==> flow/design.v (excerpt) <==
module SequentialNonrestoringDivider128Bit(
    input [127:0] dividend_q,
    input [127:0] divisor_m,
    input clk,
	 input reset_n,
    output [127:0] quotient,
	 output [127:0] remainder,
	 output done
    );
	parameter [2:0] 	START = 3'b000,
							SHIFT = 3'b001,
							ACCUM = 3'b010,
							FIX_REMAINDER = 3'b011,
							DONE = 3'b100;
	reg [2:0] state;
	reg [7:0] count;
	reg [127:0] q_shift;
	reg [129:0] a_shift;
	reg add_sub_control;
	wire [129:0] add_sub_out;
	wire [7:0] count_plusone;
	EightBitAdder count_inc (
		.a(count),
		.b(8'b0),
		.carry_in(1'b1),
		.s(count_plusone),
		.carry_out()
		);
	wire add_sub_carry;
	AddSubCLA129Bits add_sub (
		.a(a_shift[128:0]), 
		.b({1'b0, divisor_m}), 
		.add_sub(add_sub_control), 
		.s(add_sub_out[128:0]), 
		.carry_out(add_sub_carry)
		);
	assign add_sub_out[129] = a_shift[129] ^ add_sub_carry;
	always @(posedge clk or negedge reset_n)
	begin
		if (!reset_n) 
			state <= START;
		else
		begin
			case (state)
				START: 			begin
									q_shift <= dividend_q;
									a_shift <= 130'h0;
									add_sub_control <= 1;
									count <= 8'h00;
									state <= SHIFT;
									end
				SHIFT: 			begin
									count <= count + 1;
									{a_shift, q_shift} <= {a_shift[128:0], q_shift, 1'b0};
									state <= ACCUM;
									end
				ACCUM:			begin
									a_shift <= add_sub_out[129:0];
									if (add_sub_out[129])
										begin
										add_sub_control <= 0;
  ...
Settings: LEC_CHECK=0, CAP_MARGIN=20, CELL_PAD_IN_SITES_DETAIL_PLACEMENT=1, CELL_PAD_IN_SITES_GLOBAL_PLACEMENT=3, CORE_MARGIN=2, CORE_UTILIZATION=40, CTS_CLUSTER_DIAMETER=37, CTS_CLUSTER_SIZE=53, MAX_ROUTING_LAYER=met4, MIN_ROUTING_LAYER=met1, SETUP_SLACK_MARGIN=0.74, SLEW_MARGIN=20, TNS_END_PERCENT=70; clock period 4.89 ns.
run.sh (not shown) runs the stock make flow with config.mk's settings and CLKGATE_MAP_FILE=.
Edit:
--- a/flow/config.mk
+++ b/flow/config.mk
@@ -9,3 +9,2 @@
 export CELL_PAD_IN_SITES_DETAIL_PLACEMENT = 1
-export CELL_PAD_IN_SITES_GLOBAL_PLACEMENT = 3
 export CORE_MARGIN = 2
@@ -14,6 +13,4 @@
 export CTS_CLUSTER_SIZE = 53
-export MAX_ROUTING_LAYER = met4
-export MIN_ROUTING_LAYER = met1
-export SETUP_SLACK_MARGIN = 0.74
+export MIN_ROUTING_LAYER = met2
 export SLEW_MARGIN = 20
-export TNS_END_PERCENT = 70
+export TNS_END_PERCENT = 50
Result:
- Now the flow reached the layout checks and failed them: setup timing
- clock power decreases by 7.4%
- via count went up by 38%
- worst hold slack is worse by 0.0033 ns
- register-to-register slack got worse by 0.24 ns
- worst setup slack loses 0.21 ns
- sequential cell count does not change
- die size is unchanged
- non-clock buffer count goes down by 66
- global-route usage came out higher by 13 points
- final cell count drops by 2.2%
Edit:
--- a/flow/config.mk
+++ b/flow/config.mk
@@ -8,9 +8,5 @@
 export CAP_MARGIN = 20
-export CELL_PAD_IN_SITES_DETAIL_PLACEMENT = 1
 export CORE_MARGIN = 2
-export CORE_UTILIZATION = 40
-export CTS_CLUSTER_DIAMETER = 37
-export CTS_CLUSTER_SIZE = 53
-export MIN_ROUTING_LAYER = met2
+export CORE_UTILIZATION = 66
+export MAX_ROUTING_LAYER = met4
 export SLEW_MARGIN = 20
-export TNS_END_PERCENT = 50
==> flow/constraint.sdc (replaced) <==
create_clock -name core_clock -period 4.46 [get_ports {clk}]
set_input_delay 0.8920 -clock core_clock [delete_from_list [all_inputs] [get_ports {clk}]]
set_output_delay 0.8920 -clock core_clock [all_outputs]
set_load 0.01 [all_outputs]
=>
- With this change the flow ended with an error in global routing (5_1_grt) on ODB-0269
- area after synthesis is unchanged
- die area is lower by 39%
- synthesized cell count stays the same
Edit:
--- a/flow/config.mk
+++ b/flow/config.mk
@@ -10,3 +10,3 @@
 export CORE_UTILIZATION = 66
-export MAX_ROUTING_LAYER = met4
+export HOLD_SLACK_MARGIN = -0.08
 export SLEW_MARGIN = 20
==> flow/constraint.sdc (replaced) <==
create_clock -name core_clock -period 4.44 [get_ports {clk}]
set_input_delay 0.8880 -clock core_clock [delete_from_list [all_inputs] [get_ports {clk}]]
set_output_delay 0.8880 -clock core_clock [all_outputs]
set_load 0.01 [all_outputs]
The changed run ended with an error in global routing (5_1_grt). Synthesized area stays the same. Synthesized cell count stays the same. Die size stays the same.

========
sierra:
SequentialNonrestoringDivider128Bit again, from the RTL that the note above started with.
clock: 3.91 ns
lec_check: 0
cap_margin: 20
core_margin: 2
core_utilization: 66
cts_cluster_size: 57
slew_margin: 20
sierra did not finish; a tool error ended it in global routing.
Inputs modified between sierra and juniper:
# sierra
export LEC_CHECK = 0
export CAP_MARGIN = 20
export CORE_MARGIN = 2
export CORE_UTILIZATION = 66
export CTS_CLUSTER_SIZE = 57
export SLEW_MARGIN = 20
create_clock -name core_clock -period 3.91 [get_ports {clk}]
# juniper
export LEC_CHECK = 0
export CAP_MARGIN = 20
export CORE_MARGIN = 2
export CORE_UTILIZATION = 66
export MAX_ROUTING_LAYER = met4
export SLEW_MARGIN = 20
create_clock -name core_clock -period 4.44 [get_ports {clk}]
--- outcome ---
Seen in the log of juniper: GRT-0232 during global routing, after which the run never completed.
Between juniper and sierra, the cell count after placement figures differ only marginally.
juniper -> sierra: die size delta 0, exact match
From sierra to juniper, post-synth area from yosys stat did not move at all.
Diff sierra -> juniper: count of library flops with an enable pin essentially unchanged; placer's final routability congestion estimate increased about 4.5%; setup fix buffers added after clock tree synthesis decreased 16.
What pepper does differently from juniper at the input level:
# juniper
export LEC_CHECK = 0
export CAP_MARGIN = 20
export CORE_MARGIN = 2
export CORE_UTILIZATION = 66
export MAX_ROUTING_LAYER = met4
export SLEW_MARGIN = 20
create_clock -name core_clock -period 4.44 [get_ports {clk}]
# pepper
export LEC_CHECK = 0
export CAP_MARGIN = 20
export CORE_MARGIN = 2
export CORE_UTILIZATION = 15
export SLEW_MARGIN = 20
create_clock -name core_clock -period 5.26 [get_ports {clk}]
--- outcome ---
pepper | status: complete | timing, DRC, antenna: pass. Diff pepper and juniper: die boundary width higher in pepper. Compound-cell area share of the yosys netlist: pepper vs juniper identical. The cell count after placement in pepper sits 45% above the value recorded for juniper. In pepper relative to juniper, area of the core had gone up by more than 100%.
## Diff of input files: tundra against pepper
# pepper
export LEC_CHECK = 0
export CAP_MARGIN = 20
export CORE_MARGIN = 2
export CORE_UTILIZATION = 15
export SLEW_MARGIN = 20
create_clock -name core_clock -period 5.26 [get_ports {clk}]
# tundra
export LEC_CHECK = 0
export CAP_MARGIN = 20
export CORE_MARGIN = 2
export CORE_UTILIZATION = 72
export SLEW_MARGIN = 20
create_clock -name core_clock -period 3.27 [get_ports {clk}]
Findings:
tundra ends up with a number of standard-cell rows in the floorplan that is 75 lower than in pepper. As far as post-synthesis share of cell area spent on and-or and or-and gates is concerned, tundra and pepper perform about the same. The die width in tundra is 0.46 times that in pepper. tundra | ERROR | detailed placement. pepper | stages: all done | timing, DRC, antenna: all pass. On net count after synthesis, tundra tracks pepper almost exactly. tundra vs. pepper: die area went down by about 80%.
> inputs changed (tundra -> cedar)
# tundra
export LEC_CHECK = 0
export CAP_MARGIN = 20
export CORE_MARGIN = 2
export CORE_UTILIZATION = 72
export SLEW_MARGIN = 20
create_clock -name core_clock -period 3.27 [get_ports {clk}]
# cedar
export LEC_CHECK = 0
export ABC_AREA = 1
export CAP_MARGIN = 20
export CORE_MARGIN = 2
export CORE_UTILIZATION = 70
export CTS_CLUSTER_DIAMETER = 206
export CTS_CLUSTER_SIZE = 71
export SLEW_MARGIN = 20
create_clock -name core_clock -period 2.84 [get_ports {clk}]
--- outcome ---
Each of tundra and cedar falls short of a clean finish. tundra failed in detailed placement with DPL-0038. cedar did not run to completion, as it errored out during clock tree synthesis. From tundra to cedar the numbers moved as follows: post-synth area from yosys stat increased by about 1% relative to the old numbers; area inside the core boundary increased by 1000 µm² relative to the old numbers; post-synthesis cell count increased by 4.3% relative to the old numbers. On synthesized area, cedar does worse than tundra. tundra has higher number of distinct library cells after synthesis than cedar. Die size: lower on tundra. Summary of cedar over tundra: per-instance average area after synthesis moved down; simple logic cell fraction of the synthesized area moved up.
Edits applied to the flow inputs when going from cedar to maple:
# cedar
export LEC_CHECK = 0
export ABC_AREA = 1
export CAP_MARGIN = 20
export CORE_MARGIN = 2
export CORE_UTILIZATION = 70
export CTS_CLUSTER_DIAMETER = 206
export CTS_CLUSTER_SIZE = 71
export SLEW_MARGIN = 20
create_clock -name core_clock -period 2.84 [get_ports {clk}]
# maple
export LEC_CHECK = 0
export CAP_MARGIN = 20
export CORE_MARGIN = 2
export CORE_UTILIZATION = 59
export SLEW_MARGIN = 20
create_clock -name core_clock -period 3.54 [get_ports {clk}]
[summary]
The layout from maple, despite a flow that completed every stage, fails the layout checks, with the failing checks listed as setup timing.
cedar did not finish; a tool error ended it in clock tree synthesis.
Of maple and cedar, the higher post-synthesis share of cell area spent on full adders, half adders and majority gates belongs to maple.
Total standard cell area after synthesis on maple is down relative to cedar.
Diff cedar -> maple: number of distinct library cells after synthesis went up, sequential share of the synthesized area went up, placed cell area went up, gate count after technology mapping went down.
Die boundary height in maple is about 8% higher than in cedar

========
The RTL this note starts from:
==> flow/design.v <==
`timescale 1ns / 1ps
module BlockA(
	input a,
	input b,
	input c_in,
	output s,
	output g,
	output p
	);
assign s = a ^ b ^ c_in;
assign g = a & b;
assign p = a | b;
endmodule
module BlockB(
	input c_in,
	input G_ij,
	input G_jk,
	input P_ij,
	input P_jk,
	output c_pass,
	output c_out,
	output G_out,
	output P_out
	);
assign G_out = G_jk | (P_jk & G_ij);
assign P_out = P_jk & P_ij;
assign c_pass = c_in;
assign c_out = G_ij | (P_ij & c_in);
endmodule
`timescale 1ns / 1ps
module EightBitAdder(
    input [7:0] a,
    input [7:0] b,
	 input carry_in,
    output [7:0] s,
    output carry_out
    );
		wire c [0:14];
		wire g [0:14];
		wire p [0:14];
		assign c[14] = carry_in;
		assign carry_out = g[14]|(p[14]&carry_in);
		generate
		genvar i;
			for(i = 0; i<8; i = i+1)
			begin: Block_Generator
				BlockA A(
					.a(a[i]),
					.b(b[i]),
					.s(s[i]),
					.g(g[i]),
					.p(p[i]),
					.c_in(c[i])
					);
				if	(i < 7)
					BlockB B(
						.c_in(c[i+8]),
						.c_pass(c[2*i]),
						.c_out(c[2*i+1]),
						.G_ij(g[2*i]),
						.G_jk(g[2*i+1]),
						.G_out(g[i+8]),
						.P_ij(p[2*i]),
						.P_jk(p[2*i+1]),
						.P_out(p[i+8])
						);
			end
		endgenerate
endmodule
`timescale 1ns / 1ps
module AddSubCLA129Bits(
		input [128:0] a,
		input [128:0] b,
		input add_sub,
		output [128:0] s,
		output carry_out
		);
		wire c [0:254];
		wire g [0:254];
		wire p [0:254];
		wire b_add_sub [128:0];
		wire [1:0] g_con, p_con;
		wire c_con;
		assign carry_out = (g_con[1]|(p_con[1]&add_sub))^add_sub;
		generate
		genvar i;
			for(i = 0; i<129; i = i+1)
			begin: Block_Generator
				if (i < 128)
					BlockA A(
						.a(a[i]),
						.b(b_add_sub[i]),
						.s(s[i]),
						.g(g[i]),
						.p(p[i]),
						.c_in(c[i])
						);
				if	(i < 127)
					BlockB B(
						.c_in(c[i+128]),
						.c_pass(c[2*i]),
						.c_out(c[2*i+1]),
						.G_ij(g[2*i]),
						.G_jk(g[2*i+1]),
						.G_out(g[i+128]),
						.P_ij(p[2*i]),
						.P_jk(p[2*i+1]),
						.P_out(p[i+128])
						);
				assign b_add_sub[i] = b[i]^add_sub;
			end
		endgenerate
		BlockA LastBit_A(
			.a(a[128]),
			.b(b_add_sub[128]),
			.s(s[128]),
			.g(g_con[0]),
			.p(p_con[0]),
			.c_in(c_con)
			);
		BlockB B_08(
			.c_in(add_sub),
			.c_pass(c[254]),
			.c_out(c_con),
			.G_ij(g[254]),
			.G_jk(g_con[0]),
			.G_out(g_con[1]),
			.P_ij(p[254]),
			.P_jk(p_con[0]),
			.P_out(p_con[1])
			);
endmodule
`timescale 1ns / 1ps
module SequentialNonrestoringDivider128Bit(
    input [127:0] dividend_q,
    input [127:0] divisor_m,
    input clk,
	 input reset_n,
    output [127:0] quotient,
	 output [127:0] remainder,
	 output done
    );
	parameter [2:0] 	START = 3'b000,
							SHIFT = 3'b001,
							ACCUM = 3'b010,
							FIX_REMAINDER = 3'b011,
							DONE = 3'b100;
	reg [2:0] state;
	reg [7:0] count;
	reg [127:0] q_shift;
	reg [129:0] a_shift;
	reg add_sub_control;
	wire [129:0] add_sub_out;
	wire [7:0] count_plusone;
	EightBitAdder count_inc (
		.a(count),
		.b(8'b0),
		.carry_in(1'b1),
		.s(count_plusone),
		.carry_out()
		);
	wire add_sub_carry;
	AddSubCLA129Bits add_sub (
		.a(a_shift[128:0]), 
		.b({1'b0, divisor_m}), 
		.add_sub(add_sub_control), 
		.s(add_sub_out[128:0]), 
		.carry_out(add_sub_carry)
		);
	assign add_sub_out[129] = a_shift[129] ^ add_sub_carry;
	always @(posedge clk or negedge reset_n)
	begin
		if (!reset_n) 
			state <= START;
		else
		begin
			case (state)
				START: 			begin
									q_shift <= dividend_q;
									a_shift <= 130'h0;
									add_sub_control <= 1;
									count <= 8'h00;
									state <= SHIFT;
									end
				SHIFT: 			begin
									count <= count + 1;
									{a_shift, q_shift} <= {a_shift[128:0], q_shift, 1'b0};
									state <= ACCUM;
									end
				ACCUM:			begin
									a_shift <= add_sub_out[129:0];
									if (add_sub_out[129])
										begin
										add_sub_control <= 0;
										q_shift[0] <= 0;
										end
									else
										begin
										add_sub_control <= 1;
										q_shift[0] <= 1;
										end
									state <= (count == 8'b10000000)? FIX_REMAINDER : SHIFT;
									end
				FIX_REMAINDER:	begin
									if (a_shift[129])
										begin
										add_sub_control <= 0;
										a_shift <= add_sub_out[129:0];
										state <= FIX_REMAINDER;
										end
									else
										begin
										state <= DONE;
										end
									end
				DONE:				begin
									state <= DONE;
									end
			endcase
		end
	end
	assign done = state[2];
	assign quotient = q_shift;
	assign remainder = a_shift[127:0];
endmodule
Settings: LEC_CHECK=0, ABC_AREA=1, CAP_MARGIN=30, CORE_MARGIN=2, CORE_UTILIZATION=70, CTS_CLUSTER_DIAMETER=103, PLACE_DENSITY_LB_ADDON=0.29, SLEW_MARGIN=20; clock period 3.54 ns.
The first run stopped in 4_1_cts.
Next try:
--- a/flow/config.mk
+++ b/flow/config.mk
@@ -6,9 +6,6 @@
 export NUM_CORES = 4
 export LEC_CHECK = 0
-export ABC_AREA = 1
-export CAP_MARGIN = 30
+export CAP_MARGIN = 20
 export CORE_MARGIN = 2
-export CORE_UTILIZATION = 70
-export CTS_CLUSTER_DIAMETER = 103
-export PLACE_DENSITY_LB_ADDON = 0.29
+export CORE_UTILIZATION = 66
 export SLEW_MARGIN = 20
==> flow/constraint.sdc (replaced) <==
create_clock -name core_clock -period 4.29 [get_ports {clk}]
set_input_delay 0.8580 -clock core_clock [delete_from_list [all_inputs] [get_ports {clk}]]
set_output_delay 0.8580 -clock core_clock [all_outputs]
set_load 0.01 [all_outputs]
Effect:
- The new run ended with an error in 5_1_grt (ODB-0269)
- area after synthesis decreases by 1.0%
- die size increases by 4.9%
- synthesized cell count decreases by 4.1%
Next try:
--- a/flow/config.mk
+++ b/flow/config.mk
@@ -8,4 +8,5 @@
 export CAP_MARGIN = 20
 export CORE_MARGIN = 2
-export CORE_UTILIZATION = 66
+export CORE_UTILIZATION = 68
+export CTS_CLUSTER_SIZE = 35
 export SLEW_MARGIN = 20
==> flow/constraint.sdc (replaced) <==
create_clock -name core_clock -period 4.44 [get_ports {clk}]
set_input_delay 0.8880 -clock core_clock [delete_from_list [all_inputs] [get_ports {clk}]]
set_output_delay 0.8880 -clock core_clock [all_outputs]
set_load 0.01 [all_outputs]
After rerunning: The new run stopped in 4_1_cts, error DPL-0033. Synthesized cell count is unchanged. Die size drops by 2.9%. Synthesized area stays the same.
Next try:
--- a/flow/config.mk
+++ b/flow/config.mk
@@ -6,7 +6,9 @@
 export NUM_CORES = 4
 export LEC_CHECK = 0
+export ABC_AREA = 1
 export CAP_MARGIN = 20
 export CORE_MARGIN = 2
-export CORE_UTILIZATION = 68
-export CTS_CLUSTER_SIZE = 35
+export CORE_UTILIZATION = 72
+export CTS_CLUSTER_DIAMETER = 94
+export CTS_CLUSTER_SIZE = 85
 export SLEW_MARGIN = 20
==> flow/constraint.sdc (replaced) <==
create_clock -name core_clock -period 3.27 [get_ports {clk}]
set_input_delay 0.6540 -clock core_clock [delete_from_list [all_inputs] [get_ports {clk}]]
set_output_delay 0.6540 -clock core_clock [all_outputs]
set_load 0.01 [all_outputs]
Outcome: The changed run ended with an error in 5_1_grt. Die area goes down by 4.5%. Area after synthesis is higher by about 1%. Synthesized cell count increases by 4.3%.
Power figures rest on the tool's default switching activity, not on a simulated workload.
